// main
module main #(
    parameter MAIN_DIV = 8,      
    parameter SCAN_DIV = 4       
)(
    input wire clk,
    input wire rst,    
    input wire btnC,   
    input wire btnL,   
    input wire btnR,   
    input wire [7:0] num1,   
    input wire [7:0] num2,   
    output wire [6:0] seg,            
    output wire [3:0] an,              
    output wire multiplicationFinished    
);
Size in the first run: ~2100 cells after synthesis, about 130 flip-flops, ~13000 sq um of cells after synthesis.
Settings: LEC_CHECK=0, ABC_AREA=1, CAP_MARGIN=20, CORE_MARGIN=2, CORE_UTILIZATION=72, CTS_CLUSTER_DIAMETER=291, CTS_CLUSTER_SIZE=96, PLACE_DENSITY=0.43, SETUP_SLACK_MARGIN=4.01, SLEW_MARGIN=20, TNS_END_PERCENT=15; clock period 14.0 ns.
run.sh (not shown) runs the stock make flow with config.mk's settings and CLKGATE_MAP_FILE=.
The baseline stopped in global routing (5_1_grt) on GRT-0232.
Then changed:
Settings changed: CORE_UTILIZATION 72 to 60, CTS_CLUSTER_DIAMETER 291 to not set, CTS_CLUSTER_SIZE 96 to 73, PLACE_DENSITY 0.43 to 0.6, SETUP_SLACK_MARGIN 4.01 to 2.0, TNS_END_PERCENT 15 to not set.
Clock period 14.0 ns to 7.72 ns, I/O delays scaled along.
What happened: With this change the flow finished but fails on setup timing. Synthesized area does not change. Synthesized cell count stays the same. Die area came out higher by 19%.
Then changed:
Settings changed: CORE_UTILIZATION 60 to 40, CTS_CLUSTER_SIZE 73 to not set, SETUP_SLACK_MARGIN 2.0 to not set.
Clock period 7.72 ns to 20.0 ns, I/O delays scaled along.
=> This time the run completed with no timing, DRC or antenna violations. Hold slack is about the same. Area after synthesis is unchanged. Sequential power decreases by well over a third. Die area is higher by well over a third. Setup slack improves by 9.0 ns. Global-route usage fell by 14 points. Clock-buffer cell count is unchanged. Via count drops by about a fifth. Wire length falls by a quarter to a third. Design area is lower by about a fifth.
Then changed:
Settings changed: CELL_PAD_IN_SITES_DETAIL_PLACEMENT set to 2, CORE_ASPECT_RATIO set to 1.1, CORE_MARGIN 2 to 9, CTS_CLUSTER_DIAMETER set to 240, HOLD_SLACK_MARGIN set to 0.15, MAX_ROUTING_LAYER set to met4, MIN_ROUTING_LAYER set to met2, PLACE_DENSITY 0.6 to not set, PLACE_DENSITY_LB_ADDON set to 0.03, SETUP_SLACK_MARGIN set to 2.52, SLEW_MARGIN 20 to 15.
What happened:
- The changed run produced a clean layout
- non-clock buffer count increases by 1
- combinational power goes up by a quarter to a third
- maximum frequency came out lower by about a fifth
- cell area stays flat


Starting RTL as in the previous note.
// main
module main #(
    parameter MAIN_DIV = 8,      
    parameter SCAN_DIV = 4       
)(
    input wire clk,
    input wire rst,    
    input wire btnC,   
    input wire btnL,   
    input wire btnR,   
    input wire [7:0] num1,   
    input wire [7:0] num2,   
    output wire [6:0] seg,            
    output wire [3:0] an,              
    output wire multiplicationFinished    
);
export LEC_CHECK = 0
export ABC_AREA = 1
export CAP_MARGIN = 40
export CORE_MARGIN = 2
export CORE_UTILIZATION = 58
export CTS_CLUSTER_DIAMETER = 33
export GPL_ROUTABILITY_DRIVEN = 1
export PLACE_DENSITY_LB_ADDON = 0.17
export SLEW_MARGIN = 15
create_clock -name core_clock -period 12.1 [get_ports {clk}]
Change:
--- a/flow/config.mk
+++ b/flow/config.mk
@@ -11,2 +11,3 @@
-export CORE_UTILIZATION = 58
-export CTS_CLUSTER_DIAMETER = 33
+export CORE_UTILIZATION = 27
+export CTS_CLUSTER_DIAMETER = 165
+export CTS_CLUSTER_SIZE = 96
@@ -14 +15 @@
-export PLACE_DENSITY_LB_ADDON = 0.17
+export PLACE_DENSITY = 0.57
==> flow/constraint.sdc (replaced) <==
create_clock -name core_clock -period 9.49 [get_ports {clk}]
set_input_delay 1.8980 -clock core_clock [delete_from_list [all_inputs] [get_ports {clk}]]
set_output_delay 1.8980 -clock core_clock [all_outputs]
set_load 0.01 [all_outputs]
Now the flow finished but failed the layout checks on setup timing.
Final area rises by a quarter to a third.
Sequential share of layout area went down by 4.2 points.
Global-route usage came out lower by 12 points.
Non-clock buffer count came out higher by 323.
First-iteration DRC count decreases by a few percent.
Change:
--- a/flow/config.mk
+++ b/flow/config.mk
@@ -8,2 +8,3 @@
-export ABC_AREA = 1
-export CAP_MARGIN = 40
+export ABC_AREA = 0
+export CAP_MARGIN = 0
+export CORE_ASPECT_RATIO = 0.84
@@ -11,3 +12,2 @@
-export CORE_UTILIZATION = 27
-export CTS_CLUSTER_DIAMETER = 165
-export CTS_CLUSTER_SIZE = 96
+export CORE_UTILIZATION = 29
+export CTS_CLUSTER_DIAMETER = 33
@@ -15 +15,2 @@
-export PLACE_DENSITY = 0.57
+export MAX_ROUTING_LAYER = met4
+export PLACE_DENSITY_LB_ADDON = 0.17
=> The new run completed, yet does not pass: setup timing; core utilization went up by 4.6 points; worst setup slack degrades by 2.1 ns; via count rose by 21%; sequential power went down by about 0.7%; routed wire length came out higher by 40%; sequential share of layout area decreases by 2.8 points; global-route usage is higher by 4.9 points; design area came out higher by 24%; critical path depth went down by 29; synthesized cell count is lower by 2.7%.
Power figures rest on the tool's default switching activity, not on a simulated workload.
